--- run.sh ---
#!/bin/bash
# the make line also repeats each setting of config.mk as NAME=value (left out here)
make -C /OpenROAD-flow-scripts/flow DESIGN_CONFIG=/design/flow/config.mk WORK_HOME=/design/flow/orfs CLKGATE_MAP_FILE= finish
--- config.mk ---
export PLATFORM = sky130hd
export DESIGN_NAME = gift_shop_part1
export DESIGN_NICKNAME = gift_shop_part1
export VERILOG_FILES = /design/flow/design.v
export SDC_FILE = /design/flow/constraint.sdc
export NUM_CORES = 4
export LEC_CHECK = 0
export ABC_AREA = 1
export CAP_MARGIN = 20
export CORE_MARGIN = 2
export CORE_UTILIZATION = 68
export PLACE_DENSITY = 0.6
export SLEW_MARGIN = 20
--- constraint.sdc ---
create_clock -name core_clock -period 4.83 [get_ports {clk}]
set_input_delay 0.9660 -clock core_clock [delete_from_list [all_inputs] [get_ports {clk}]]
set_output_delay 0.9660 -clock core_clock [all_outputs]
set_load 0.01 [all_outputs]
--- design.v ---
module gift_shop_part1(
    input clk, 
    input rst,
    input [31:0] data_in,   
    input valid_in,         
    output ready,       
    output reg finished,
    output reg [63:0] result
);
    localparam LENGTH = 34; 
    localparam HEX_LENGTH = 40;
    reg [1:0] word_cnt;
    reg [79:0] range_buffer;
    reg range_ready;
    wire [HEX_LENGTH-1:0] range_start_in;
    wire [HEX_LENGTH-1:0] range_end_in;
    assign range_start_in = range_buffer[79:40];
    assign range_end_in = range_buffer[39:0];
    assign ready = !rst;  
    reg stage1_valid;
    reg [HEX_LENGTH-1:0] stage1_range_start;
    reg [HEX_LENGTH-1:0] stage1_range_end;
    reg [31:0] stage1_start_len;
    reg [31:0] stage1_end_len;
    reg stage2_valid;
    reg [HEX_LENGTH-1:0] stage2_range_start;
    reg [HEX_LENGTH-1:0] stage2_range_end;
    reg [31:0] stage2_start_len;
    reg stage3_valid;
    reg [39:0] stage3_high_nibbles_start, stage3_high_nibbles_end;
    reg [39:0] stage3_low_nibbles_start,  stage3_low_nibbles_end;
    reg [31:0] stage3_half_len;
    reg stage4_valid;
    reg [31:0] stage4_half_len;
    reg [319:0] stage4_t_fstart, stage4_t_fend;
    reg [319:0] stage4_t_sstart, stage4_t_send;
    reg stage5_valid;
    reg [31:0] stage5_half_len;
    reg [159:0] stage5_L1_fstart, stage5_L1_fend;
    reg [159:0] stage5_L1_sstart, stage5_L1_send;
    reg stage6_valid;
    reg [31:0] stage6_half_len;
    reg [31:0] stage6_f_start, stage6_f_end;
    reg [31:0] stage6_s_start, stage6_s_end;
    reg stage7_valid;
    reg stage7_range_valid;
    reg [31:0] stage7_half_start;
    reg [31:0] stage7_half_end;
    reg [31:0] stage7_half_len;
    wire [31:0] stage2_half_len_wire;
    reg stage8_valid;
    reg stage8_range_valid;
    reg [31:0] stage8_mul_const;
    reg [31:0] stage8_sum_const;
    reg [31:0] stage8_addition;
    reg [31:0] stage8_half_len;
    wire [31:0] stage7_sub_const;
    reg stage10_valid, stage10_range_valid;
    reg [63:0] stage10_prod_mid;    
    reg [31:0] stage10_addition_q; 
    reg [31:0] stage10_half_len_q;
    reg stage9_valid, stage9_range_valid;
    reg [63:0] stage9_prod_partial;
    reg [31:0] stage9_addition_q;
    reg [31:0] stage9_half_len_q;
    reg [63:0] stage12_factor;
    reg  stage11_valid;
    reg stage11_range_valid;
    reg [63:0] stage11_immediate_sum;
    reg [31:0] stage11_half_len;
    reg stage12_valid, stage12_range_valid;
    reg [63:0] stage12_immediate_sum;
    reg stage13_valid, stage13_range_valid;
    reg [63:0] stage13_prod_partial;
    reg stage14_valid;
    reg stage14_range_valid;
    reg [63:0] stage14_result;
    reg [63:0] sum;
    reg [31:0] ranges_completed;
    function [31:0] length;
        input [HEX_LENGTH-1:0] number;
        begin
            if(number[39:36] != 0) length = 32'd10;
            else if(number[35:32] != 0) length = 32'd9;
            else if(number[31:28] != 0) length = 32'd8;
            else if(number[27:24] != 0) length = 32'd7;
            else if(number[23:20] != 0) length = 32'd6;
            else if(number[19:16] != 0) length = 32'd5;
            else if(number[15:12] != 0) length = 32'd4;
            else if(number[11:8] != 0) length = 32'd3;
            else if(number[7:4] != 0) length = 32'd2;
            else length = 32'd1;
        end
    endfunction
    function [319:0] extract_decimal_stage1; 
        input [39:0] bcd;
        input [31:0] num_digits;
        reg [31:0] t0, t1, t2, t3, t4, t5, t6, t7, t8, t9;
        begin
            t0 = (num_digits >= 1) ? bcd[3:0] : 32'd0;
            t1 = (num_digits >= 2) ? bcd[7:4] * 10 : 32'd0;
            t2 = (num_digits >= 3) ? bcd[11:8] * 100 : 32'd0;
            t3 = (num_digits >= 4) ? bcd[15:12] * 1000 : 32'd0;
            t4 = (num_digits >= 5) ? bcd[19:16] * 10000 : 32'd0;
            t5 = (num_digits >= 6) ? bcd[23:20] * 100000 : 32'd0;
            t6 = (num_digits >= 7) ? bcd[27:24] * 1000000 : 32'd0;
            t7 = (num_digits >= 8) ? bcd[31:28] * 10000000 : 32'd0;
            t8 = (num_digits >= 9) ? bcd[35:32] * 100000000 : 32'd0;
            t9 = (num_digits >= 10) ? bcd[39:36] * 1000000000 : 32'd0;
            extract_decimal_stage1 = {t9, t8, t7, t6, t5, t4, t3, t2, t1, t0};
        end
    endfunction
    function [159:0] extract_decimal_stage2; 
        input [319:0] stage1_output;  
        reg [31:0] t0, t1, t2, t3, t4, t5, t6, t7, t8, t9;
        reg [31:0] sum_L1_0, sum_L1_1, sum_L1_2, sum_L1_3, sum_L1_4;
        begin
            t0 = stage1_output[31:0];
            t1 = stage1_output[63:32];
            t2 = stage1_output[95:64];
            t3 = stage1_output[127:96];
            t4 = stage1_output[159:128];
            t5 = stage1_output[191:160];
            t6 = stage1_output[223:192];
            t7 = stage1_output[255:224];
            t8 = stage1_output[287:256];
            t9 = stage1_output[319:288];
            sum_L1_0 = t0 + t1;
            sum_L1_1 = t2 + t3;
            sum_L1_2 = t4 + t5;
            sum_L1_3 = t6 + t7;
            sum_L1_4 = t8 + t9;
            extract_decimal_stage2 = {sum_L1_4, sum_L1_3, sum_L1_2, sum_L1_1, sum_L1_0};
        end
    endfunction
    function [31:0] extract_decimal_stage3;
        input [159:0] stage2_output; 
        reg [31:0] sum_L1_0, sum_L1_1, sum_L1_2, sum_L1_3, sum_L1_4;
        reg [31:0] sum_L2_0, sum_L2_1, sum_L2_2;
        begin
            sum_L1_0 = stage2_output[31:0];
            sum_L1_1 = stage2_output[63:32];
            sum_L1_2 = stage2_output[95:64];
            sum_L1_3 = stage2_output[127:96];
            sum_L1_4 = stage2_output[159:128];
            sum_L2_0 = sum_L1_0 + sum_L1_1;
            sum_L2_1 = sum_L1_2 + sum_L1_3;
            sum_L2_2 = sum_L1_4;
            extract_decimal_stage3 = sum_L2_0 + sum_L2_1 + sum_L2_2;
        end
    endfunction
    function [63:0] power_ten;
        input [31:0] exp;
        begin
            case(exp)
                0: power_ten = 64'd1;
                1: power_ten = 64'd10;
                2: power_ten = 64'd100;
                3: power_ten = 64'd1000;
                4: power_ten = 64'd10000;
                5: power_ten = 64'd100000;
                default: power_ten = 64'd1;
            endcase
        end
    endfunction
    localparam CHUNK1 = 2'd0;
    localparam CHUNK2 = 2'd1;
    localparam CHUNK3 = 2'd2;
    always @(posedge clk) begin
        if (rst) begin
            word_cnt <= 0;
            range_ready <= 0;
        end else begin
            range_ready <= 0;
            if (valid_in && ready) begin
                case(word_cnt)
                    CHUNK1: begin
                        range_buffer[31:0] <= data_in;
                        word_cnt <= 2'd1;
                    end
                    CHUNK2: begin
                        range_buffer[63:32] <= data_in;
                        word_cnt <= 2'd2;
                    end
                    CHUNK3: begin
                        range_buffer[79:64] <= data_in[15:0];
                        range_ready <= 1;
                        word_cnt <= 2'd0;
                    end
                endcase
            end
        end
    end
    always @(posedge clk) begin
        if (rst) begin
            stage1_valid <= 0;
        end else begin
            if (range_ready) begin
                stage1_valid <= 1;
                stage1_range_start <= range_start_in;
                stage1_range_end <= range_end_in;
                stage1_start_len <= length(range_start_in);
                stage1_end_len <= length(range_end_in);
            end else begin
                stage1_valid <= 0;
            end
        end
    end
    always @(posedge clk) begin
        if (rst) begin
            stage2_valid <= 0;
        end else begin
            if (stage1_valid) begin
                if (stage1_start_len[0] == 1'b1 && stage1_end_len[0] == 1'b1 && 
                    stage1_start_len >= stage1_end_len) begin
                    stage2_range_start <= 40'h0000000002;
                    stage2_range_end <= 40'h0000000001;
                    stage2_start_len <= 32'd2;
                    stage2_valid <= 1;
                end else begin
                    if (stage1_start_len[0] == 1'b1) begin
                        stage2_range_start <= 40'h1 << (stage1_start_len << 2);
                        stage2_start_len <= stage1_start_len + 1;
                    end else begin
                        stage2_range_start <= stage1_range_start;
                        stage2_start_len <= stage1_start_len;
                    end
                    if (stage1_end_len[0] == 1'b1) begin 
                        stage2_range_end <= 40'h9999999999;
                    end else begin
                        stage2_range_end <= stage1_range_end;
                    end
                    stage2_valid <= 1;
                end
            end else begin
                stage2_valid <= 0;
            end
        end
    end
    assign stage2_half_len_wire = stage2_start_len >> 1;
    always @(posedge clk) begin
        if (rst) begin
            stage3_valid <= 0;
        end else begin
            stage3_valid <= stage2_valid;
            if (stage2_valid) begin
                stage3_half_len <= stage2_half_len_wire;
                stage3_high_nibbles_start <= stage2_range_start >> (stage2_half_len_wire << 2);
                stage3_high_nibbles_end <= stage2_range_end >> (stage2_half_len_wire << 2);
                stage3_low_nibbles_start <= stage2_range_start;
                stage3_low_nibbles_end <= stage2_range_end;
            end
        end
    end
    always @(posedge clk) begin
        if (rst) begin
            stage4_valid <= 0;
        end else begin
            stage4_valid <= stage3_valid;
            if (stage3_valid) begin
                stage4_half_len <= stage3_half_len;
                stage4_t_fstart <= extract_decimal_stage1(stage3_high_nibbles_start, stage3_half_len);
                stage4_t_fend <= extract_decimal_stage1(stage3_high_nibbles_end, stage3_half_len);
                stage4_t_sstart <= extract_decimal_stage1(stage3_low_nibbles_start, stage3_half_len);
                stage4_t_send <= extract_decimal_stage1(stage3_low_nibbles_end, stage3_half_len);
            end
        end
    end
    always @(posedge clk) begin
        if (rst) begin
            stage5_valid <= 0;
        end else begin
            stage5_valid <= stage4_valid;
            if (stage4_valid) begin
                stage5_half_len <= stage4_half_len;
                stage5_L1_fstart <= extract_decimal_stage2(stage4_t_fstart);
                stage5_L1_fend <= extract_decimal_stage2(stage4_t_fend);
                stage5_L1_sstart <= extract_decimal_stage2(stage4_t_sstart);
                stage5_L1_send <= extract_decimal_stage2(stage4_t_send);
            end
        end
    end
    always @(posedge clk) begin
        if (rst) begin
            stage6_valid <= 0;
        end else begin
            stage6_valid <= stage5_valid;
            if (stage5_valid) begin
                stage6_half_len <= stage5_half_len;
                stage6_f_start <= extract_decimal_stage3(stage5_L1_fstart);
                stage6_f_end <= extract_decimal_stage3(stage5_L1_fend);
                stage6_s_start <= extract_decimal_stage3(stage5_L1_sstart);
                stage6_s_end <= extract_decimal_stage3(stage5_L1_send);
            end
        end
    end
    always @(posedge clk) begin
        if (rst) begin
            stage7_valid <= 0;
            stage7_range_valid <= 0;
        end else begin
            stage7_valid <= stage6_valid;
            stage7_range_valid <= stage6_valid;
            if (stage6_valid) begin
                stage7_half_len <= stage6_half_len;
                stage7_half_start <= (stage6_s_start > stage6_f_start) ? (stage6_f_start + 1) : stage6_f_start;
                stage7_half_end <= (stage6_s_end < stage6_f_end) ? (stage6_f_end - 1) : stage6_f_end;
            end
        end
    end 
    assign stage7_sub_const = stage7_half_end - stage7_half_start;
    always @(posedge clk) begin
        if (rst) begin
            stage8_valid <= 0;
            stage8_range_valid <= 0;
        end else begin
            stage8_range_valid <= stage7_range_valid;
            if (stage7_valid && (stage7_half_end >= stage7_half_start)) begin
                stage8_sum_const <= stage7_half_start + stage7_half_end;
                stage8_half_len <= stage7_half_len;
                if (stage7_sub_const[0]) begin
                    stage8_addition <= 0;
                    stage8_mul_const <= (stage7_sub_const >> 1) + 1;
                end else begin
                    stage8_addition <= (stage7_half_start + stage7_half_end) >> 1;
                    stage8_mul_const <= stage7_sub_const >> 1;
                end
                stage8_valid <= 1;
            end else begin
                stage8_valid <= 0;
            end
        end
    end
    always @(posedge clk) begin
        if (rst) begin
            stage9_valid <= 0;
            stage9_range_valid <= 0;
        end else begin
            stage9_valid <= stage8_valid;
            stage9_range_valid <= stage8_range_valid;
            if (stage8_valid) begin
                stage9_prod_partial <= stage8_mul_const * stage8_sum_const;
                stage9_addition_q <= stage8_addition;
                stage9_half_len_q <= stage8_half_len;
            end
        end
    end
    always @(posedge clk) begin
        if (rst) begin
            stage10_valid <= 0;
            stage10_range_valid <= 0;
        end else begin
            stage10_valid <= stage9_valid;
            stage10_range_valid <= stage9_range_valid;
            if (stage9_valid) begin
                stage10_prod_mid <= stage9_prod_partial;
                stage10_addition_q <= stage9_addition_q;
                stage10_half_len_q <= stage9_half_len_q;
            end
        end
    end
    always @(posedge clk) begin
        if (rst) begin
            stage11_valid <= 0;
            stage11_range_valid <= 0;
        end else begin
            stage11_valid <= stage10_valid;
            stage11_range_valid <= stage10_range_valid;
            if (stage10_valid) begin
                stage11_immediate_sum <= stage10_prod_mid + stage10_addition_q;
                stage11_half_len <= stage10_half_len_q;
            end
        end
    end
    always @(posedge clk) begin
        if(rst) begin
            stage12_valid <= 0;
            stage12_range_valid <= 0;
        end else begin
            stage12_valid <= stage11_valid;
            stage12_range_valid <= stage11_range_valid;
            stage12_immediate_sum <= stage11_immediate_sum;
            stage12_factor <= power_ten(stage11_half_len) + 1;
        end
    end
    always @(posedge clk) begin
        if (rst) begin
            stage13_valid <= 0;
            stage13_range_valid <= 0;
        end else begin
            stage13_valid <= stage12_valid;
            stage13_range_valid <= stage12_range_valid;
            if (stage12_valid) begin
                stage13_prod_partial <= stage12_immediate_sum * stage12_factor;
            end
        end
    end
    always @(posedge clk) begin
        if (rst) begin
            stage14_valid <= 0;
            stage14_range_valid <= 0;
        end else begin
            stage14_valid <= stage13_valid;
            stage14_range_valid <= stage13_range_valid;
            if (stage13_valid) begin
                stage14_result <= stage13_prod_partial;
            end
        end
    end
    always @(posedge clk) begin
        if (rst) begin
            sum <= 0;
            finished <= 0;
            result <= 0;
            ranges_completed <= 0;
        end else begin
            if (stage14_valid) begin
                sum <= sum + stage14_result;
            end
            if (stage14_range_valid) begin
                ranges_completed <= ranges_completed + 1;
            end
            if (ranges_completed == LENGTH - 1 && stage14_range_valid && !finished) begin
                finished <= 1;
                result <= sum + (stage14_valid ? stage14_result : 64'd0);
            end
        end
    end
endmodule
==> results.toml, run 1 <==
# generated from flow reports
[logic_synthesis]
floorplan.nets = 25400
synth_adder_area_share_pct = 32.5
netlist.area_leader.share_pct = 31.8
synth_area_mm2 = 0.199
ys_sh_mux_pct = 0.253
post_synth.cell_area_avg_um2 = 9.32
yosys_chip_area_mm2 = 0.199
postSynth.topFlopCell = "sky130_fd_sc_hd__edfxtp_1"
yosysTopAreaCell = "sky130_fd_sc_hd__edfxtp_1"
synthArstFlopShare_pct = 0
synth_cell_types = 69
postSynthSeqShare_pct = 33.7
edf_count = 2107
yosys_warnings = 1
synth.ff_latch_count = 2293
yosys.area_share.xor_xnor_pct = 3.64
post_synth_inst_count = 21300
post_synth_main_logic_family = "adder cells"
synth.area.top_cells = "sky130_fd_sc_hd__edfxtp_1 32%, sky130_fd_sc_hd__fa_1 19%, sky130_fd_sc_hd__ha_1 14%"
yosysMostFrequentCell = "sky130_fd_sc_hd__inv_1"
yosys-stat-cells = 21300
yosys.area_share.simple_pct = 12.3
ys_sh_aoi_pct = 7.59
synthTopCellsByCount = "4,786 x sky130_fd_sc_hd__inv_1, 3,698 x sky130_fd_sc_hd__nand2_1, 2,170 x sky130_fd_sc_hd__ha_1, 2,107 x sky130_fd_sc_hd__edfxtp_1, 1,870 x sky130_fd_sc_hd__fa_1"

[floorplanning]
die_h_um = 545
coreArea_mm2 = 0.291
design.die.area_mm2 = 0.297
io_pins = 101
floorplanUtilization_pct = 68.3
placementRows = 198
chip_width_um = 545

[critical_path]
cp_common_cell = "sky130_fd_sc_hd__fa_1"
timing.critical_path.required_ns = 5.48
slowest_stage = "sky130_fd_sc_hd__fa_1"
crit_path_start = "stage12_factor[8]"
worstSetupPathType = "reg -> reg"
critical_path_buf_inv_count = 11
worst-r2r-cell-count = 34
cp.depth = 34
critical_path.startpoint_type = "register"
cpLargestDelayFamily = "adder cells"
cp-endpoint = "stage13_prod_partial[60]"
critPathMaxStageDelay_ns = 0.68
end_kind = "register"
setup.reg_to_reg.worst_slack_ns = -3.49
reg_to_reg_startpoint = "stage12_factor[8]"
crit_path_max_fanout = 8
worst-endpoint-arrival_ns = 8.97
critical_path.reg2reg.endpoint = "stage13_prod_partial[60]"

[grt]
groute.usage.overall_pct = 37.6
initial_antenna_violation_count = 13
grt_max_degree = 133
grt_pass1_wl_mm = 853
via_count_of_the_first_global_routing_pass = 153000
grt_overflow_total = 0

[hold_path]
worst_hold_path.num_cells = 0
whs_endpoint = "stage10_addition_q[11]"
holdCritStartpoint = "stage9_addition_q[11]"
worstHoldPathType = "reg -> reg"

[timing]
setup_skew_ns = 0.154
slew_headroom_pct = 19.7
timing.final.ws_setup_ns = -3.49
rsz0062_at_grt = "yes"
report.final.hold_viol_count = 0
period_needed_ns = 8.32
fin_crit_sh_pct = 172
finalMaxSlewViolations = 0
finalSetupViolations = 113
max_clock_freq_mhz = 120
tightestPinTransition_ns = 1.20

[cts]
ctsHtreeMaxLevel = 4
clkTransAtPathRegs_ns = 0.07
clock_tree.buffer_depth = 4
skew_pair_late_insertion_delay_ns = 1.01
post_cts_hold_buffer_count = 0
clock_tree_from_tritoncts = "yes"
cts.root.buffer_cell = "sky130_fd_sc_hd__clkbuf_16"
numClockSinks = 2293
tritoncts.num_buffers = 242

[route]
drcViolationCount = 0
initialDrtViolationCount = 15600
drt-pass1-iter-count = 8
avgRoutedWirePerCell_um = 21.9
detail_route.vias_per_cell = 5.74
antenna_left = 0
detail_route.wirelength_mm = 585
detailroute.via_count = 153000

[final_layout]
post_layout_utilization_of_the_core_pct = 79.0
finalInstanceArea_mm2 = 0.230
num-nets-final = 26700
areaGrowthSynthToFinish_pct = 15.6

[placement]
place_congestion = 1.00
dp.final_hpwl_mm = 445
post_dp_cell_area_mm2 = 0.214
buffer_ports.inserted = 100

[power]
power_leakage_nw = 112
power_density_mw_per_mm2 = 451
combinationalPower_w = 0.0611
sw_frac_of_total_pct = 39.3
sequentialPowerShare_pct = 22.0
dominant_power_group = "combinational cells"
internal_power_w = 0.0630
switching_power_w = 0.0408
sequentialPower_w = 0.0228
peakVddDrop_uv = 1740
p_comb_share_pct = 58.8
portion_of_total_power_attributed_to_the_clock_network_pct = 19.2
clock_net_power_w = 0.0199

[status]
run_status = "complete, but fails checks"
checkFailReasons = "setup timing"

[run]
timing.max_cap.violations = 0
warnings = 178
[routing by layer]
metal	vias to the layer above	share of wire (%)	track usage, %
met5	-	0.016	0
met2	7334	47	63.2
li1	70200	-	-
met1	73800	37	46.8
met3	1887	9.2	7.12
met4	14	7.0	18.7
[final cells by class]
type	instances	area, µm²
multi-input cells	13700	118000
flip-flops and latches	2293	67000
fillers	18400	61200
inverters	4802	18000
repair buffers	1512	14000
clock buffers	271	6240
well taps	3900	4880
clock inverters	177	2160
diodes	6	15.0
[through the flow]
| stage | worst slack, ns | hold WS (ns) | power, W | cells | TNS, ns |
|---|---|---|---|---|---|
| after floorplan | -5.22 | 0.388 | 0.0446 | 21300 | -5200.60 |
| after global placement | -3.06 | 0.390 | 0.0629 | 26100 | -254.94 |
| after detailed placement | -3.08 | 0.401 | 0.0635 | 26100 | -265.53 |
| after CTS | -3.00 | 0.348 | 0.0869 | 26500 | -250.73 |
| after global routing | -3.69 | 0.354 | 0.109 | 26700 | -303.33 |
| final | -3.49 | 0.356 | 0.104 | 26700 | -287.18 |
[timing repair]
item,in CTS,in global routing
resized,197,1266
buffers inserted,4,177
pin swaps,8,614
gates cloned,0,17
setup endpoints to repair,117,134
hold endpoints to repair,0,0
==> inputs of run 2 (changes only) <==
- ABC_AREA: 1 -> default
- CORE_MARGIN: 2 -> 8
- CORE_UTILIZATION: 68 -> 51
- CTS_CLUSTER_DIAMETER: default -> 377
- GPL_TIMING_DRIVEN: default -> 1
- PLACE_DENSITY: 0.6 -> default
- clock period: 4.83 -> 9.56 ns (I/O delays scaled with it)
==> run 2 against run 1 <==
Against the previous run: the run now finishes clean; register-to-register slack better by 3.8 ns; combinational power decreased by 79%; power shrank 66%; critical endpoint is now stage13_prod_partial[61]; synthesized cell count shrank 15%; count of clock-buffer cells in the layout increased by 65; wire length shrank 23%; largest cell class unchanged.
==> results.toml, run 2 <==
# generated from flow reports
[critical_path]
reg_to_reg_startpoint = "stage12_factor[7]"
critical_path_buf_inv_count = 10
worst-endpoint-arrival_ns = 9.79
cp.depth = 33
critical_path.startpoint_type = "register"
end_kind = "register"
critPathMaxStageDelay_ns = 0.53
crit_path_max_fanout = 31
setup.reg_to_reg.worst_slack_ns = 0.35
worstSetupPathType = "reg -> reg"
slowest_stage = "sky130_fd_sc_hd__edfxtp_1"
critical_path.reg2reg.endpoint = "stage13_prod_partial[61]"
cp-endpoint = "stage13_prod_partial[61]"
cp_common_cell = "sky130_fd_sc_hd__fa_1"
timing.critical_path.required_ns = 10.13
crit_path_start = "stage12_factor[7]"
worst-r2r-cell-count = 33
cpLargestDelayFamily = "adder cells"

[floorplanning]
floorplanUtilization_pct = 51.3
coreArea_mm2 = 0.379
io_pins = 101
chip_width_um = 633
design.die.area_mm2 = 0.401
placementRows = 226
die_h_um = 633

[logic_synthesis]
synth_area_mm2 = 0.194
floorplan.nets = 22200
post_synth_inst_count = 18100
yosysMostFrequentCell = "sky130_fd_sc_hd__inv_1"
synth.ff_latch_count = 2293
synthTopCellsByCount = "2,571 x sky130_fd_sc_hd__inv_1, 2,170 x sky130_fd_sc_hd__ha_1, 2,107 x sky130_fd_sc_hd__edfxtp_1, 1,870 x sky130_fd_sc_hd__fa_1, 1,487 x sky130_fd_sc_hd__nand2_1"
post_synth.cell_area_avg_um2 = 10.7
synth.area.top_cells = "sky130_fd_sc_hd__edfxtp_1 33%, sky130_fd_sc_hd__fa_1 19%, sky130_fd_sc_hd__ha_1 14%"
post_synth_main_logic_family = "adder cells"
postSynth.topFlopCell = "sky130_fd_sc_hd__edfxtp_1"
yosysTopAreaCell = "sky130_fd_sc_hd__edfxtp_1"
yosys_chip_area_mm2 = 0.194
ys_sh_mux_pct = 0.685
yosys.area_share.simple_pct = 12.8
yosys.area_share.xor_xnor_pct = 4.78
edf_count = 2107
yosys_warnings = 1
synth_adder_area_share_pct = 33.2
ys_sh_aoi_pct = 7.92
postSynthSeqShare_pct = 34.5
synth_cell_types = 98
synthArstFlopShare_pct = 0
netlist.area_leader.share_pct = 32.6
yosys-stat-cells = 18100

[power]
switching_power_w = 0.0115
combinationalPower_w = 0.0130
internal_power_w = 0.0233
portion_of_total_power_attributed_to_the_clock_network_pct = 29.6
power_leakage_nw = 93.1
fin_total_pwr_w = 0.0348
dominant_power_group = "combinational cells"
sequentialPower_w = 0.0115
p_comb_share_pct = 37.3
clock_net_power_w = 0.0103
sw_frac_of_total_pct = 33.1
power_density_mw_per_mm2 = 165
sequentialPowerShare_pct = 33.1
peakVddDrop_uv = 304

[grt]
grt_pass1_wl_mm = 716
grt_overflow_total = 0
via_count_of_the_first_global_routing_pass = 129000
grt_max_degree = 165
groute.usage.overall_pct = 22.4
initial_antenna_violation_count = 16

[route]
avgRoutedWirePerCell_um = 19.3
drt-pass1-iter-count = 6
antenna_left = 0
detail_route.vias_per_cell = 5.33
initialDrtViolationCount = 7039
detail_route.wirelength_mm = 452
drcViolationCount = 0
detailroute.via_count = 125000

[final_layout]
num-nets-final = 22200
finalInstanceArea_mm2 = 0.210
areaGrowthSynthToFinish_pct = 8.30
fill_cells = 33000

[cts]
numClockSinks = 2293
clock_tree.buffer_depth = 4
clkTransAtPathRegs_ns = 0.06
tritoncts.num_buffers = 268
clock_tree_from_tritoncts = "yes"
cts.root.buffer_cell = "sky130_fd_sc_hd__clkbuf_16"
ctsHtreeMaxLevel = 5
post_cts_hold_buffer_count = 0
skew_pair_late_insertion_delay_ns = 0.92

[timing]
setup_skew_ns = 0.103
tightestPinTransition_ns = 1.10
finalMaxSlewViolations = 0
finalSetupViolations = 0
period_needed_ns = 9.21
slew_headroom_pct = 26.6
max_clock_freq_mhz = 109
report.final.hold_viol_count = 0
fin_crit_sh_pct = 96.4
rsz0062_at_grt = "yes"

[status]
run_status = "no timing/DRC/antenna violations"

[placement]
dp.final_hpwl_mm = 365
buffer_ports.inserted = 100
post_dp_cell_area_mm2 = 0.202
place_congestion = 0.881

[hold_path]
worst_hold_path.num_cells = 0
worstHoldPathType = "reg -> reg"
whs_endpoint = "stage14_result[44]"
holdCritStartpoint = "stage13_prod_partial[44]"

[run]
warnings = 175
timing.max_cap.violations = 0
## run 2: repair_timing
action,in CTS,in global routing
gates resized,0,7
endpoints found under the setup margin,0,7
setup buffers,0,15
## run 2: cell type report
class,count,area (µm²),area share [%]
antenna,5,12.5,0.00594
clock buffer,336,7220,3.43
clock inverter,137,1530,0.729
inverter,2575,9670,4.59
multi-input combinational,12700,116000,55.0
sequential,2293,67000,31.8
tap,5016,6280,2.98
timing repair buffer,349,3090,1.47
## run 2: layer usage
layer	up-vias	wire, µm	global-route usage [%]	share of wire, %
met4	0	12600	5.70	2.8
li1	60300	-	-	-
met3	642	16800	2.02	3.7
met1	61500	201000	29.6	44
met5	-	0	0	0
met2	2180	222000	39.8	49
## run 2: through the flow
stage                     utilization, %  setup TNS [ns]  setup WS (ns)  std cells  hold slack [ns]
after floorplan                        -         -927.27          -1.46      18100            0.400
after global placement              53.1               0          0.199      22900            0.400
after detailed placement            53.2               0          0.214      22900            0.405
after CTS                           55.5               0          0.173      23400            0.398
after global routing                55.5          -0.141         -0.112      23400            0.406
final                               55.5               0          0.345      23400            0.400
==> inputs of run 3 (changes only) <==
- CAP_MARGIN: 20 -> 5
- CORE_MARGIN: 8 -> 2
- CORE_UTILIZATION: 51 -> 72
- CTS_CLUSTER_DIAMETER: 377 -> 135
- CTS_CLUSTER_SIZE: default -> 25
- GPL_TIMING_DRIVEN: 1 -> default
- SETUP_SLACK_MARGIN: default -> 1.17
- SLEW_MARGIN: 20 -> 30
- TNS_END_PERCENT: default -> 60
- clock period: 9.56 -> 7.95 ns (I/O delays scaled with it)
==> run 3 against run 2 <==
Against the previous run: the layout now fails its checks (setup timing); register-to-register slack worse by 1.2 ns; sequential share of layout area fell by 0.21 points; first-iteration DRC count increased by 57%; non-clock buffer count up 631; synthesized cell count is the same; combinational power up 110%; final cell count is 4.8% lower; final area is 0.67% higher; worst hold slack worse by 0.045 ns; die size is 32% lower; largest power group unchanged; maximum frequency is 4.3% higher.
==> results.toml, run 3 <==
# generated from flow reports
[status]
run_status = "complete, but fails checks"
checkFailReasons = "setup timing"

[route]
avgRoutedWirePerCell_um = 21.7
drt-pass1-iter-count = 9
antenna_left = 0
detail_route.wirelength_mm = 483
detailroute.via_count = 133000
initialDrtViolationCount = 11100
drcViolationCount = 0
detail_route.vias_per_cell = 5.97

[hold_path]
holdCritStartpoint = "stage5_half_len[2]"
worst_hold_path.num_cells = 0
worstHoldPathType = "reg -> reg"
whs_endpoint = "stage6_half_len[2]"

[final_layout]
finalInstanceArea_mm2 = 0.212
fill_cells = 17000
mi_logic_area_mm2 = 0.118
flop_area_mm2 = 0.0670
areaGrowthSynthToFinish_pct = 9.03
num-nets-final = 22700

[critical_path]
reg_to_reg_startpoint = "stage12_factor[7]"
cp.depth = 35
critical_path_buf_inv_count = 12
worst-r2r-cell-count = 35
cpLargestDelayFamily = "adder cells"
cp_common_cell = "sky130_fd_sc_hd__fa_1"
end_kind = "register"
critical_path.startpoint_type = "register"
crit_path_max_fanout = 5
setup.reg_to_reg.worst_slack_ns = -0.88
critical_path.reg2reg.endpoint = "stage13_prod_partial[63]"
slowest_stage = "sky130_fd_sc_hd__fa_1"
crit_path_start = "stage12_factor[7]"
timing.critical_path.required_ns = 8.53
worst-endpoint-arrival_ns = 9.41
critPathMaxStageDelay_ns = 0.60
cp-endpoint = "stage13_prod_partial[63]"
worstSetupPathType = "reg -> reg"

[cts]
skew_pair_late_insertion_delay_ns = 0.88
cts.root.buffer_cell = "sky130_fd_sc_hd__clkbuf_16"
clock_tree_from_tritoncts = "yes"
ctsHtreeMaxLevel = 3
clock_tree.buffer_depth = 3
clkTransAtPathRegs_ns = 0.11
numClockSinks = 2293
tritoncts.num_buffers = 105

[logic_synthesis]
synth.area.top_cells = "sky130_fd_sc_hd__edfxtp_1 33%, sky130_fd_sc_hd__fa_1 19%, sky130_fd_sc_hd__ha_1 14%"
netlist.area_leader.share_pct = 32.6
post_synth.cell_area_avg_um2 = 10.7
synth.ff_latch_count = 2293
yosysMostFrequentCell = "sky130_fd_sc_hd__inv_1"
postSynthSeqShare_pct = 34.5
synthArstFlopShare_pct = 0
synth_area_mm2 = 0.194
yosys-stat-cells = 18100
post_synth_inst_count = 18100
yosys_chip_area_mm2 = 0.194
synth_adder_area_share_pct = 33.2
floorplan.nets = 22200
ys_sh_aoi_pct = 7.92
postSynth.topFlopCell = "sky130_fd_sc_hd__edfxtp_1"
yosys.area_share.simple_pct = 12.8
yosysTopAreaCell = "sky130_fd_sc_hd__edfxtp_1"
edf_count = 2107
synthTopCellsByCount = "2,571 x sky130_fd_sc_hd__inv_1, 2,170 x sky130_fd_sc_hd__ha_1, 2,107 x sky130_fd_sc_hd__edfxtp_1, 1,870 x sky130_fd_sc_hd__fa_1, 1,487 x sky130_fd_sc_hd__nand2_1"
post_synth_main_logic_family = "adder cells"
yosys.area_share.xor_xnor_pct = 4.78
synth_cell_types = 98
yosys_warnings = 1
ys_sh_mux_pct = 0.685

[placement]
post_dp_cell_area_mm2 = 0.204
dp.final_hpwl_mm = 382
place_congestion = 0.938
buffer_ports.inserted = 100

[grt]
via_count_of_the_first_global_routing_pass = 136000
groute.usage.overall_pct = 35.5
grt_overflow_total = 0
initial_antenna_violation_count = 23
grt_max_degree = 165
grt_pass1_wl_mm = 753

[timing]
setup_skew_ns = 0.105
fin_hold_ws_ns = 0.355
fin_crit_sh_pct = 111
period_needed_ns = 8.83
timing.final.ws_setup_ns = -0.881
tightestPinTransition_ns = 1.10
rsz0062_at_grt = "yes"
max_clock_freq_mhz = 113
slew_headroom_pct = 26.3
finalMaxSlewViolations = 0
report.final.hold_viol_count = 0
finalSetupViolations = 38

[floorplanning]
design.die.area_mm2 = 0.274
io_pins = 101
coreArea_mm2 = 0.268
die_h_um = 524
placementRows = 190
floorplanUtilization_pct = 72.5
chip_width_um = 524

[power]
power_leakage_nw = 94.3
peakVddDrop_uv = 588
clock_net_power_w = 0.00655
combinationalPower_w = 0.0273
sequentialPower_w = 0.0138
portion_of_total_power_attributed_to_the_clock_network_pct = 13.7
sw_frac_of_total_pct = 37.4
sequentialPowerShare_pct = 29.0
internal_power_w = 0.0298
p_comb_share_pct = 57.3
power_density_mw_per_mm2 = 225
switching_power_w = 0.0178
dominant_power_group = "combinational cells"

[run]
timing.max_cap.violations = 0
warnings = 175
## run 3: layer usage
metal | GRT usage [%] | vias up | routed length [µm]
li1 | - | 61100 | -
met1 | 47.0 | 65800 | 192000
met2 | 59.2 | 4986 | 229000
met3 | 5.94 | 1039 | 39500
met4 | 13.6 | 2 | 23000
met5 | 0 | - | 10
## run 3: cell type report
class,instances,share of cell area (%)
clock buffers,171,1.37
well taps,3552,2.10
multi-input cells,12700,55.8
inverters,2575,4.57
flip-flops and latches,2293,31.6
clock inverters,15,0.152
diodes,9,0.0106
repair buffers,980,4.41
## run 3: stage by stage
step                      utilization [%]  setup WS (ns)  setup TNS, ns  total power (W)  std cells
after detailed placement             76.2          -1.17         -22.45           0.0340      21900
after global routing                 79.0          -1.08         -25.30           0.0504      22300
after CTS                            78.3         -0.689          -8.65           0.0439      22200
final                                79.0         -0.881         -16.98           0.0477      22300
after floorplan                         -          -2.75       -1927.98           0.0260      18100
after global placement               76.1          -1.01         -18.35           0.0335      21900
## run 3: what timing repair did
item	in CTS	in global routing
cloned	14	1
setup buffers	76	54
pin swaps	242	202
endpoints found under the setup margin	91	99
resized	380	312
hold buffers	0	0
==> inputs of run 4 (changes only) <==
- CAP_MARGIN: 5 -> 20
- CELL_PAD_IN_SITES_GLOBAL_PLACEMENT: default -> 1
- CORE_UTILIZATION: 72 -> 28
- CTS_CLUSTER_DIAMETER: 135 -> 69
- CTS_CLUSTER_SIZE: 25 -> 81
- GPL_ROUTABILITY_DRIVEN: default -> 1
- HOLD_SLACK_MARGIN: default -> 0.18
- PLACE_DENSITY_LB_ADDON: default -> 0.09
- SETUP_SLACK_MARGIN: 1.17 -> default
- SLEW_MARGIN: 30 -> 20
- TNS_END_PERCENT: 60 -> 25
- clock period: 7.95 -> 5.42 ns (I/O delays scaled with it)
==> run 4 against run 3 <==
Against the previous run: the layout still fails its checks (setup timing); worst hold slack better by 0.031 ns; wire length up 16%; critical path depth up 1; final area up 7.4%; sequential share of layout area down 2.2 points; first-iteration DRC count down 53%; highest routed layer is now met4.
==> results.toml, run 4 <==
# generated from flow reports
[run]
timing.max_cap.violations = 0
warnings = 170

[timing]
fin_crit_sh_pct = 157
rsz0062_at_grt = "yes"
max_clock_freq_mhz = 117
slew_headroom_pct = 24.8
report.final.hold_viol_count = 0
tightestPinTransition_ns = 1.13
timing.final.ws_setup_ns = -3.09
setup_skew_ns = 0.114
tns_ns = -215.22
period_needed_ns = 8.51
finalMaxSlewViolations = 0
fin_hold_ws_ns = 0.386
finalSetupViolations = 110

[logic_synthesis]
post_synth.cell_area_avg_um2 = 10.7
netlist.area_leader.share_pct = 32.6
edf_count = 2107
synthArstFlopShare_pct = 0
post_synth_main_logic_family = "adder cells"
yosysMostFrequentCell = "sky130_fd_sc_hd__inv_1"
yosys.area_share.simple_pct = 12.8
postSynthSeqShare_pct = 34.5
synth.area.top_cells = "sky130_fd_sc_hd__edfxtp_1 33%, sky130_fd_sc_hd__fa_1 19%, sky130_fd_sc_hd__ha_1 14%"
synth_adder_area_share_pct = 33.2
postSynth.topFlopCell = "sky130_fd_sc_hd__edfxtp_1"
synth_area_mm2 = 0.194
synth.ff_latch_count = 2293
synth_cell_types = 98
synthTopCellsByCount = "2,571 x sky130_fd_sc_hd__inv_1, 2,170 x sky130_fd_sc_hd__ha_1, 2,107 x sky130_fd_sc_hd__edfxtp_1, 1,870 x sky130_fd_sc_hd__fa_1, 1,487 x sky130_fd_sc_hd__nand2_1"
yosysTopAreaCell = "sky130_fd_sc_hd__edfxtp_1"
yosys_chip_area_mm2 = 0.194
yosys.area_share.xor_xnor_pct = 4.78
ys_sh_mux_pct = 0.685
ys_sh_aoi_pct = 7.92
yosys-stat-cells = 18100
yosys_warnings = 1
post_synth_inst_count = 18100
floorplan.nets = 22200

[route]
routedLengthMet1_mm = 260
detailroute.via_count = 126000
drcViolationCount = 0
detail_route.vias_per_cell = 4.41
antenna_left = 0
drt-pass1-iter-count = 7
avgRoutedWirePerCell_um = 19.6
wl_met3_mm = 10.6
initialDrtViolationCount = 5217
met2RoutedLength_mm = 278
topRoutingLayerUsed = "met4"
detail_route.wirelength_mm = 560

[status]
checkFailReasons = "setup timing"
run_status = "complete, but fails checks"

[critical_path]
slowest_stage = "sky130_fd_sc_hd__fa_1"
critical_path.startpoint_type = "register"
critical_path.reg2reg.endpoint = "stage13_prod_partial[56]"
critPathMaxStageDelay_ns = 0.55
worstSetupPathType = "reg -> reg"
cp.depth = 36
cp_common_cell = "sky130_fd_sc_hd__fa_1"
reg_to_reg_startpoint = "stage12_factor[4]"
cpLargestDelayFamily = "adder cells"
crit_path_start = "stage12_factor[4]"
timing.critical_path.required_ns = 6.07
worst-endpoint-arrival_ns = 9.16
critical_path_buf_inv_count = 13
setup.reg_to_reg.worst_slack_ns = -3.09
cp-endpoint = "stage13_prod_partial[56]"
end_kind = "register"
crit_path_max_fanout = 11
worst-r2r-cell-count = 36

[placement]
buffer_ports.inserted = 100
dp.final_hpwl_mm = 466
place_congestion = 0.783

[hold_path]
holdCritStartpoint = "stage13_prod_partial[24]"
worst_hold_path.num_cells = 0
whs_endpoint = "stage14_result[24]"
worstHoldPathType = "reg -> reg"

[floorplanning]
floorplanUtilization_pct = 28.0
die_h_um = 837
coreArea_mm2 = 0.693
design.die.area_mm2 = 0.701
placementRows = 306
chip_width_um = 837
io_pins = 101

[power]
sequentialPowerShare_pct = 26.7
power_density_mw_per_mm2 = 334
sw_frac_of_total_pct = 34.4
p_comb_share_pct = 46.5
power_leakage_nw = 98.9
sequentialPower_w = 0.0203
switching_power_w = 0.0261
combinationalPower_w = 0.0353
peakVddDrop_uv = 673
internal_power_w = 0.0498
clock_net_power_w = 0.0203
portion_of_total_power_attributed_to_the_clock_network_pct = 26.8
dominant_power_group = "combinational cells"

[grt]
grt_pass1_wl_mm = 859
grt_max_degree = 152
groute.usage.overall_pct = 15.8
grt_overflow_total = 0
initial_antenna_violation_count = 38
via_count_of_the_first_global_routing_pass = 137000

[cts]
skew_pair_late_insertion_delay_ns = 0.99
numClockSinks = 2293
cts.root.buffer_cell = "sky130_fd_sc_hd__clkbuf_16"
tritoncts.num_buffers = 277
clkTransAtPathRegs_ns = 0.06
clock_tree.buffer_depth = 4
ctsHtreeMaxLevel = 5
clock_tree_from_tritoncts = "yes"

[final_layout]
num-nets-final = 23200
areaGrowthSynthToFinish_pct = 17.0
run 4: final cells by class:
type                            count  area [µm²]
Antenna cell                       18        45.0
Clock buffer                      301        7160
Multi-Input combinational cell  12700      118000
Tap cell                         9240       11600
Sequential cell                  2293       67000
Inverter                         2575        9680
Fill cell                       70900      466000
Clock inverter                    211        2760
Timing Repair Buffer             1269       11700
run 4: per-stage QoR:
step | util, % | power, W | area [µm²] | setup slack (ns) | cells
floorplan | - | 0.0381 | 194000 | -4.77 | 18100
global placement | 30.9 | 0.0500 | 214000 | -3.94 | 28000
detailed placement | 31.0 | 0.0499 | 214000 | -3.87 | 28000
CTS | 32.6 | 0.0752 | 226000 | -3.16 | 28500
global route | 32.8 | 0.0819 | 227000 | -3.40 | 28600
finish | 32.8 | 0.0759 | 227000 | -3.09 | 28600
run 4: per-layer routing:
layer	GRT usage, %	vias to the layer above
met5	0	-
met4	3.00	0
met3	1.18	521
met2	28.5	1015
met1	21.0	62200
li1	-	62300
run 4: repair_timing:
item | 4_1_cts | 5_1_grt
buffers inserted | 37 | 44
hold buffers | 0 | 0
setup endpoints to repair | 111 | 119
gates resized | 281 | 242
hold endpoints to repair | 0 | 0
cloned | 3 | 4
pin swaps | 138 | 168
==> inputs of run 5 (changes only) <==
- CAP_MARGIN: 20 -> 40
- CELL_PAD_IN_SITES_GLOBAL_PLACEMENT: 1 -> default
- CORE_ASPECT_RATIO: default -> 1.0
- CORE_UTILIZATION: 28 -> 72
- CTS_CLUSTER_DIAMETER: 69 -> default
- CTS_CLUSTER_SIZE: 81 -> 13
- GPL_ROUTABILITY_DRIVEN: 1 -> default
- HOLD_SLACK_MARGIN: 0.18 -> default
- PLACE_DENSITY_LB_ADDON: 0.09 -> 0.28
- SETUP_SLACK_MARGIN: default -> 1.27
- SLEW_MARGIN: 20 -> 10
- TNS_END_PERCENT: 25 -> default
- clock period: 5.42 -> 8.6 ns (I/O delays scaled with it)
==> run 5 against run 4 <==
Against the previous run: still fails the layout checks on setup timing; utilization increased by 47 points; flip-flop count unchanged; non-clock buffer count down 497; sequential share of layout area grew 1.8 points; global-route usage increased by 19 points; wire length is 14% lower; power fell by 40%; critical path depth rose by 1; final cell count shrank 22%; sequential power decreased by 37%; final area decreased by 5.7%; synthesized cell count unchanged; critical path type unchanged.
==> results.toml, run 5 <==
# generated from flow reports
[critical_path]
crit_path_start = "stage12_factor[5]"
setup.reg_to_reg.worst_slack_ns = -0.11
critPathMaxStageDelay_ns = 0.53
timing.critical_path.required_ns = 9.19
cp.depth = 37
worstSetupPathType = "reg -> reg"
cp-endpoint = "stage13_prod_partial[56]"
end_kind = "register"
crit_path_max_fanout = 5
cpLargestDelayFamily = "adder cells"
critical_path.reg2reg.endpoint = "stage13_prod_partial[56]"
critical_path_buf_inv_count = 15
reg_to_reg_startpoint = "stage12_factor[5]"
slowest_stage = "sky130_fd_sc_hd__fa_1"
critical_path.startpoint_type = "register"
worst-endpoint-arrival_ns = 9.30
worst-r2r-cell-count = 37

[final_layout]
final_cell_count_no_fill = 22300
areaGrowthSynthToFinish_pct = 10.4
finalInstanceArea_mm2 = 0.215
num-nets-final = 22600
post_layout_utilization_of_the_core_pct = 80.0

[grt]
grt_pass1_wl_mm = 744
grt_max_degree = 175
grtUsageMet3_pct = 5.24
initial_antenna_violation_count = 15
grt_overflow_total = 0
via_count_of_the_first_global_routing_pass = 140000
use_met2_pct = 60.5
groute.usage.overall_pct = 34.7
gr-usage-met1_pct = 41.5
grt_busiest_layer = "met2"

[logic_synthesis]
postSynthSeqShare_pct = 34.5
yosysTopAreaCell = "sky130_fd_sc_hd__edfxtp_1"
synth.ff_latch_count = 2293
synthTopCellsByCount = "2,571 x sky130_fd_sc_hd__inv_1, 2,170 x sky130_fd_sc_hd__ha_1, 2,107 x sky130_fd_sc_hd__edfxtp_1, 1,870 x sky130_fd_sc_hd__fa_1, 1,487 x sky130_fd_sc_hd__nand2_1"
postSynth.topFlopCell = "sky130_fd_sc_hd__edfxtp_1"
ys_sh_aoi_pct = 7.92
synth_cell_types = 98
synth.area.top_cells = "sky130_fd_sc_hd__edfxtp_1 33%, sky130_fd_sc_hd__fa_1 19%, sky130_fd_sc_hd__ha_1 14%"
post_synth_inst_count = 18100
synth_area_mm2 = 0.194
ys_sh_mux_pct = 0.685
edf_count = 2107
yosys.area_share.simple_pct = 12.8
yosys-stat-cells = 18100
synthArstFlopShare_pct = 0
synth_adder_area_share_pct = 33.2
post_synth_main_logic_family = "adder cells"
post_synth.cell_area_avg_um2 = 10.7
netlist.area_leader.share_pct = 32.6
yosysMostFrequentCell = "sky130_fd_sc_hd__inv_1"
floorplan.nets = 22200
yosys.area_share.xor_xnor_pct = 4.78
yosys_chip_area_mm2 = 0.194
yosys_warnings = 1

[cts]
cts.root.buffer_cell = "sky130_fd_sc_hd__clkbuf_16"
clock_tree.buffer_depth = 4
tritoncts.num_buffers = 241
numClockSinks = 2293
clock_tree_from_tritoncts = "yes"
post_cts_hold_buffer_count = 0
clkTransAtPathRegs_ns = 0.06
skew_pair_late_insertion_delay_ns = 0.97
ctsHtreeMaxLevel = 4

[power]
switching_power_w = 0.0160
sequentialPower_w = 0.0128
internal_power_w = 0.0295
power_density_mw_per_mm2 = 212
clock_net_power_w = 0.0106
portion_of_total_power_attributed_to_the_clock_network_pct = 23.3
combinationalPower_w = 0.0221
p_comb_share_pct = 48.6
power_leakage_nw = 95.5
peakVddDrop_uv = 536
sw_frac_of_total_pct = 35.1
dominant_power_group = "combinational cells"
sequentialPowerShare_pct = 28.1

[hold_path]
worst_hold_path.num_cells = 0
whs_endpoint = "stage14_result[33]"
holdCritStartpoint = "stage13_prod_partial[33]"
worstHoldPathType = "reg -> reg"

[floorplanning]
placementRows = 190
coreArea_mm2 = 0.268
floorplanUtilization_pct = 72.5
die_h_um = 524
design.die.area_mm2 = 0.274
io_pins = 101
chip_width_um = 524

[timing]
finalMaxSlewViolations = 0
timing.final.ws_setup_ns = -0.109
period_needed_ns = 8.71
rsz0062_at_grt = "yes"
tightestPinTransition_ns = 1.18
fin_crit_sh_pct = 101
slew_headroom_pct = 21.1
setup_skew_ns = 0.130
max_clock_freq_mhz = 115
report.final.hold_viol_count = 0
finalSetupViolations = 6

[route]
detail_route.vias_per_cell = 6.04
detailroute.via_count = 135000
drcViolationCount = 0
antenna_left = 0
drt-pass1-iter-count = 5
avgRoutedWirePerCell_um = 21.7
detail_route.wirelength_mm = 483
initialDrtViolationCount = 10900

[placement]
dp.final_hpwl_mm = 361
buffer_ports.inserted = 100
post_dp_cell_area_mm2 = 0.202
place_congestion = 0.961
dpl.cell_count = 21700

[status]
run_status = "complete, but fails checks"
checkFailReasons = "setup timing"

[run]
timing.max_cap.violations = 0
warnings = 179
-- run 5: layer usage --
layer	up-vias	wire, µm
met5	-	68
met4	10	31500
met3	1744	35100
met2	5631	240000
met1	66200	177000
li1	61200	-
-- run 5: metrics by stage --
step	TNS [ns]	total power, W	worst slack (ns)	hold slack [ns]
floorplan	-1489.45	0.0240	-2.23	0.400
global placement	-0.847	0.0286	-0.271	0.401
detailed placement	-1.90	0.0292	-0.353	0.405
CTS	0	0.0420	0.102	0.396
global route	-3.42	0.0481	-0.358	0.415
finish	-0.336	0.0455	-0.109	0.412
-- run 5: repair_timing --
action | in CTS | in global routing
endpoints found under the setup margin | 78 | 85
setup buffers | 102 | 78
pin swaps | 138 | 297
gates cloned | 4 | 6
gates resized | 289 | 382
-- run 5: area by class of cell --
cell class	instances	area, µm²
Timing Repair Buffer	772	7660
Clock buffer	298	6300
Multi-Input combinational cell	12700	118000
Antenna cell	7	17.5
Tap cell	3552	4440
Fill cell	15500	53600
Sequential cell	2293	67000
Clock inverter	145	1570
Inverter	2575	9670
==> inputs of run 6 (changes only) <==
- CAP_MARGIN: 40 -> 15
- CORE_ASPECT_RATIO: 1.0 -> 1.25
- CORE_UTILIZATION: 72 -> 40
- CTS_CLUSTER_SIZE: 13 -> 12
- GPL_TIMING_DRIVEN: default -> 1
- MAX_ROUTING_LAYER: default -> met4
- PLACE_DENSITY_LB_ADDON: 0.28 -> default
- SETUP_SLACK_MARGIN: 1.27 -> default
- SLEW_MARGIN: 10 -> 25
- clock period: 8.6 -> 7.43 ns (I/O delays scaled with it)
==> run 6 against run 5 <==
Against the previous run: still fails the layout checks on setup timing; final area up 3.2%; sequential share of layout area down 0.97 points; utilization down 34 points; worst hold slack worse by 0.028 ns; critical path type unchanged; global-route usage down 15 points; area after synthesis unchanged; register-to-register slack worse by 1.1 ns.
==> results.toml, run 6 <==
# generated from flow reports
[status]
run_status = "complete, but fails checks"
checkFailReasons = "setup timing"

[placement]
post_dp_cell_area_mm2 = 0.209
place_congestion = 0.887
dp.final_hpwl_mm = 380
dpl.cell_count = 25000
buffer_ports.inserted = 100

[power]
power_leakage_nw = 97.5
sequentialPowerShare_pct = 27.2
combinationalPower_w = 0.0267
fin_total_pwr_w = 0.0544
peakVddDrop_uv = 668
sw_frac_of_total_pct = 34.0
power_density_mw_per_mm2 = 246
portion_of_total_power_attributed_to_the_clock_network_pct = 23.8
switching_power_w = 0.0185
p_comb_share_pct = 49.0
clock_net_power_w = 0.0129
dominant_power_group = "combinational cells"
internal_power_w = 0.0359
sequentialPower_w = 0.0148

[final_layout]
flop_area_mm2 = 0.0670
areaGrowthSynthToFinish_pct = 14.0
num-nets-final = 23000
final_cell_count_no_fill = 25600
mi_logic_area_mm2 = 0.118
fill_cells = 45000
finalInstanceArea_mm2 = 0.222

[critical_path]
worst-r2r-cell-count = 34
cp_common_cell = "sky130_fd_sc_hd__inv_2"
reg_to_reg_startpoint = "stage12_immediate_sum[12]"
critPathMaxStageDelay_ns = 0.54
cp.depth = 34
critical_path.reg2reg.endpoint = "stage13_prod_partial[63]"
end_kind = "register"
worstSetupPathType = "reg -> reg"
cp-endpoint = "stage13_prod_partial[63]"
worst-endpoint-arrival_ns = 9.29
crit_path_max_fanout = 4
slowest_stage = "sky130_fd_sc_hd__fa_1"
crit_path_start = "stage12_immediate_sum[12]"
critical_path_buf_inv_count = 11
timing.critical_path.required_ns = 8.07
cpLargestDelayFamily = "adder cells"
critical_path.startpoint_type = "register"
setup.reg_to_reg.worst_slack_ns = -1.22

[route]
drt-pass1-iter-count = 6
avgRoutedWirePerCell_um = 18.4
detail_route.wirelength_mm = 471
detail_route.vias_per_cell = 5.00
antenna_left = 0
detailroute.via_count = 128000
initialDrtViolationCount = 5731
drcViolationCount = 0

[timing]
finalSetupViolations = 67
tightestPinTransition_ns = 1.03
timing.final.ws_setup_ns = -1.22
finalMaxSlewViolations = 0
setup_skew_ns = 0.0980
period_needed_ns = 8.65
report.final.hold_viol_count = 0
max_clock_freq_mhz = 116
fin_crit_sh_pct = 116
rsz0062_at_grt = "yes"
slew_headroom_pct = 31.4

[floorplanning]
die_h_um = 783
placementRows = 286
coreArea_mm2 = 0.485
chip_width_um = 627
floorplanUtilization_pct = 40.1
io_pins = 101
design.die.area_mm2 = 0.491

[logic_synthesis]
post_synth.cell_area_avg_um2 = 10.7
yosys_warnings = 1
netlist.area_leader.share_pct = 32.6
yosysTopAreaCell = "sky130_fd_sc_hd__edfxtp_1"
synth.area.top_cells = "sky130_fd_sc_hd__edfxtp_1 33%, sky130_fd_sc_hd__fa_1 19%, sky130_fd_sc_hd__ha_1 14%"
yosys.area_share.simple_pct = 12.8
post_synth_inst_count = 18100
ys_sh_mux_pct = 0.685
synthTopCellsByCount = "2,571 x sky130_fd_sc_hd__inv_1, 2,170 x sky130_fd_sc_hd__ha_1, 2,107 x sky130_fd_sc_hd__edfxtp_1, 1,870 x sky130_fd_sc_hd__fa_1, 1,487 x sky130_fd_sc_hd__nand2_1"
yosys.area_share.xor_xnor_pct = 4.78
edf_count = 2107
synth_adder_area_share_pct = 33.2
postSynth.topFlopCell = "sky130_fd_sc_hd__edfxtp_1"
yosys_chip_area_mm2 = 0.194
synth_area_mm2 = 0.194
synth_cell_types = 98
yosys-stat-cells = 18100
yosysMostFrequentCell = "sky130_fd_sc_hd__inv_1"
ys_sh_aoi_pct = 7.92
synthArstFlopShare_pct = 0
postSynthSeqShare_pct = 34.5
floorplan.nets = 22200
post_synth_main_logic_family = "adder cells"
synth.ff_latch_count = 2293

[run]
warnings = 189
timing.max_cap.violations = 0

[cts]
numClockSinks = 2293
clock_tree.buffer_depth = 4
cts.root.buffer_cell = "sky130_fd_sc_hd__clkbuf_16"
ctsHtreeMaxLevel = 5
post_cts_hold_buffer_count = 0
skew_pair_late_insertion_delay_ns = 0.98
clkTransAtPathRegs_ns = 0.07
clock_tree_from_tritoncts = "yes"
tritoncts.num_buffers = 267

[hold_path]
worst_hold_path.num_cells = 0
holdCritStartpoint = "stage11_immediate_sum[49]"
worstHoldPathType = "reg -> reg"
whs_endpoint = "stage12_immediate_sum[49]"

[grt]
via_count_of_the_first_global_routing_pass = 135000
grt_pass1_wl_mm = 744
grt_max_degree = 168
grt_overflow_total = 0
groute.usage.overall_pct = 19.7
initial_antenna_violation_count = 16
[run 6: repair_timing]
| item | 4_1_cts | 5_1_grt |
|---|---|---|
| endpoints found under the setup margin | 73 | 76 |
| gates resized | 447 | 214 |
| buffers inserted | 95 | 51 |
| pin swaps | 172 | 175 |
| hold endpoints to repair | 0 | 0 |
| cloned | 8 | 8 |
[run 6: final cells by class]
class	count	share of cell area, %
multi-input cells	12700	53.2
flip-flops and latches	2293	30.2
repair buffers	1095	4.72
inverters	2575	4.37
well taps	6480	3.66
clock buffers	340	3.26
clock inverters	124	0.545
diodes	13	0.0147
[run 6: routing by layer]
metal	track usage [%]	wire (µm)	up-vias
li1	-	-	61800
met1	22.0	187000	63200
met2	36.4	250000	1918
met3	1.75	14200	838
met4	7.25	20100	0
met5	-	0	-
[run 6: per-stage QoR]
step / hold WS [ns] / setup slack (ns) / setup TNS [ns] / util (%)
6_report: 0.383 / -1.22 / -37.30 / 45.7
5_1_grt: 0.387 / -1.50 / -54.50 / 45.7
4_1_cts: 0.381 / -1.28 / -40.09 / 45.4
3_5_place_dp: 0.405 / -1.89 / -58.61 / 43.1
3_3_place_gp: 0.400 / -1.82 / -54.99 / 43.1
2_1_floorplan: 0.400 / -3.16 / -2301.28 / -
==> inputs of run 7 (changes only) <==
- ABC_AREA: default -> 1
- CAP_MARGIN: 15 -> 10
- CELL_PAD_IN_SITES_DETAIL_PLACEMENT: default -> 2
- CELL_PAD_IN_SITES_GLOBAL_PLACEMENT: default -> 2
- CORE_ASPECT_RATIO: 1.25 -> 0.67
- CORE_UTILIZATION: 40 -> 18
- CTS_CLUSTER_SIZE: 12 -> 75
- GPL_TIMING_DRIVEN: 1 -> 0
- HOLD_SLACK_MARGIN: default -> -0.05
- MIN_ROUTING_LAYER: default -> met2
- PLACE_DENSITY_LB_ADDON: default -> 0.19
- SETUP_SLACK_MARGIN: default -> 1.47
- SLEW_MARGIN: 25 -> 40
- TNS_END_PERCENT: default -> 30
- clock period: 7.43 -> 5.92 ns (I/O delays scaled with it)
==> run 7 against run 6 <==
Against the previous run: still fails the layout checks on setup timing; via count up 72%; die size grew 130%; first-iteration DRC count went up to 4.0 times the previous value; clock power is 57% higher; area after synthesis grew 2.3%; power increased by 69%; maximum frequency up 1.7%; register-to-register slack got worse by 1.4 ns; final area up 13%.
==> results.toml, run 7 <==
# generated from flow reports
[logic_synthesis]
yosysTopAreaCell = "sky130_fd_sc_hd__edfxtp_1"
edf_count = 2107
post_synth_inst_count = 21300
post_synth_main_logic_family = "adder cells"
floorplan.nets = 25400
yosysMostFrequentCell = "sky130_fd_sc_hd__inv_1"
postSynth.topFlopCell = "sky130_fd_sc_hd__edfxtp_1"
yosys.area_share.simple_pct = 12.3
yosys-stat-cells = 21300
synth.area.top_cells = "sky130_fd_sc_hd__edfxtp_1 32%, sky130_fd_sc_hd__fa_1 19%, sky130_fd_sc_hd__ha_1 14%"
yosys_chip_area_mm2 = 0.199
synth_cell_types = 69
ys_sh_mux_pct = 0.253
synthTopCellsByCount = "4,786 x sky130_fd_sc_hd__inv_1, 3,698 x sky130_fd_sc_hd__nand2_1, 2,170 x sky130_fd_sc_hd__ha_1, 2,107 x sky130_fd_sc_hd__edfxtp_1, 1,870 x sky130_fd_sc_hd__fa_1"
yosys_warnings = 1
post_synth.cell_area_avg_um2 = 9.32
ys_sh_aoi_pct = 7.59
postSynthSeqShare_pct = 33.7
synthArstFlopShare_pct = 0
synth_area_mm2 = 0.199
netlist.area_leader.share_pct = 31.8
synth.ff_latch_count = 2293
synth_adder_area_share_pct = 32.5
yosys.area_share.xor_xnor_pct = 3.64

[placement]
dp.final_hpwl_mm = 875
place_congestion = 0.979
buffer_ports.inserted = 100
dpl.cell_count = 36500

[timing]
tns_ns = -196.50
slew_headroom_pct = 15.1
report.final.hold_viol_count = 0
max_clock_freq_mhz = 118
rsz0062_at_grt = "yes"
timing.final.ws_setup_ns = -2.59
tightestPinTransition_ns = 1.27
setup_skew_ns = 0.213
fin_crit_sh_pct = 144
finalSetupViolations = 112
period_needed_ns = 8.51
finalMaxSlewViolations = 0

[cts]
cts.root.buffer_cell = "sky130_fd_sc_hd__clkbuf_16"
ctsHtreeMaxLevel = 5
clock_tree_from_tritoncts = "yes"
clkTransAtPathRegs_ns = 0.06
skew_pair_late_insertion_delay_ns = 1.17
post_cts_hold_buffer_count = 0
numClockSinks = 2293
tritoncts.num_buffers = 309
clock_tree.buffer_depth = 5

[route]
met2RoutedLength_mm = 456
topRoutingLayerUsed = "met4"
initialDrtViolationCount = 22700
detail_route.wirelength_mm = 1110
wl_met3_mm = 619
drt-pass1-iter-count = 12
detailroute.via_count = 219000
antenna_left = 0
routedLengthMet1_um = 0
avgRoutedWirePerCell_um = 28.9
detail_route.vias_per_cell = 5.73
drcViolationCount = 0

[floorplanning]
die_h_um = 864
chip_width_mm = 1.29
design.die.area_mm2 = 1.11
floorplanUtilization_pct = 18.0
io_pins = 101
placementRows = 316
coreArea_mm2 = 1.10

[critical_path]
cp_common_cell = "sky130_fd_sc_hd__inv_2"
cp-endpoint = "stage13_prod_partial[52]"
crit_path_start = "stage12_factor[5]"
critical_path_buf_inv_count = 15
timing.critical_path.required_ns = 6.73
end_kind = "register"
cpLargestDelayFamily = "adder cells"
crit_path_max_fanout = 6
critical_path.startpoint_type = "register"
critPathMaxStageDelay_ns = 0.59
cp.depth = 35
critical_path.reg2reg.endpoint = "stage13_prod_partial[52]"
slowest_stage = "sky130_fd_sc_hd__fa_2"
reg_to_reg_startpoint = "stage12_factor[5]"
setup.reg_to_reg.worst_slack_ns = -2.59
worst-r2r-cell-count = 35
worstSetupPathType = "reg -> reg"
worst-endpoint-arrival_ns = 9.32

[power]
p_comb_share_pct = 57.7
peakVddDrop_uv = 827
sw_frac_of_total_pct = 44.2
sequentialPowerShare_pct = 20.3
combinationalPower_w = 0.0530
internal_power_w = 0.0513
portion_of_total_power_attributed_to_the_clock_network_pct = 22.0
clock_net_power_w = 0.0203
power_leakage_nw = 114
sequentialPower_w = 0.0186
dominant_power_group = "combinational cells"
fin_total_pwr_w = 0.0919
power_density_mw_per_mm2 = 367
switching_power_w = 0.0406

[hold_path]
worst_hold_path.num_cells = 0
whs_endpoint = "stage14_result[23]"
worstHoldPathType = "reg -> reg"
holdCritStartpoint = "stage13_prod_partial[23]"

[final_layout]
post_layout_utilization_of_the_core_pct = 22.7
num-nets-final = 26600
areaGrowthSynthToFinish_pct = 25.9
final_cell_count_no_fill = 38300

[run]
timing.max_cap.violations = 0
warnings = 165

[grt]
grt_overflow_total = 0
via_count_of_the_first_global_routing_pass = 262000
grt_max_degree = 57
grt_pass1_wl_mm = 1490
initial_antenna_violation_count = 46
groute.usage.overall_pct = 30.7

[status]
checkFailReasons = "setup timing"
run_status = "complete, but fails checks"
==> run 7: cell type report <==
type	count	area [µm²]
well taps	14800	18500
fillers	124000	853000
diodes	799	2000
inverters	4802	18100
multi-input cells	13700	119000
clock buffers	366	8170
repair buffers	851	11200
plain buffers	529	4340
flip-flops and latches	2293	67000
clock inverters	162	1750
==> run 7: metal layers <==
metal / vias to the layer above / global-route usage [%]
li1: 70400 / -
met1: 74300 / -
met2: 71700 / 27.3
met3: 2951 / 52.4
met4: 0 / 2.29
met5: - / -
==> run 7: what timing repair did <==
item | in CTS | in global routing
gates cloned | 0 | 2
pin swaps | 122 | 419
gates resized | 807 | 1369
setup endpoints to repair | 305 | 485
buffers inserted | 205 | 248
==> run 7: through the flow <==
stage          area (µm²)  hold WS, ns  setup slack, ns
2_1_floorplan      199000        0.388            -4.35
3_3_place_gp       218000        0.404           -12.13
3_5_place_dp       225000        0.401            -4.16
4_1_cts            240000        0.377            -2.48
5_1_grt            249000        0.389            -2.77
6_report           250000        0.370            -2.59
Power is estimated from default activity; no workload was simulated.
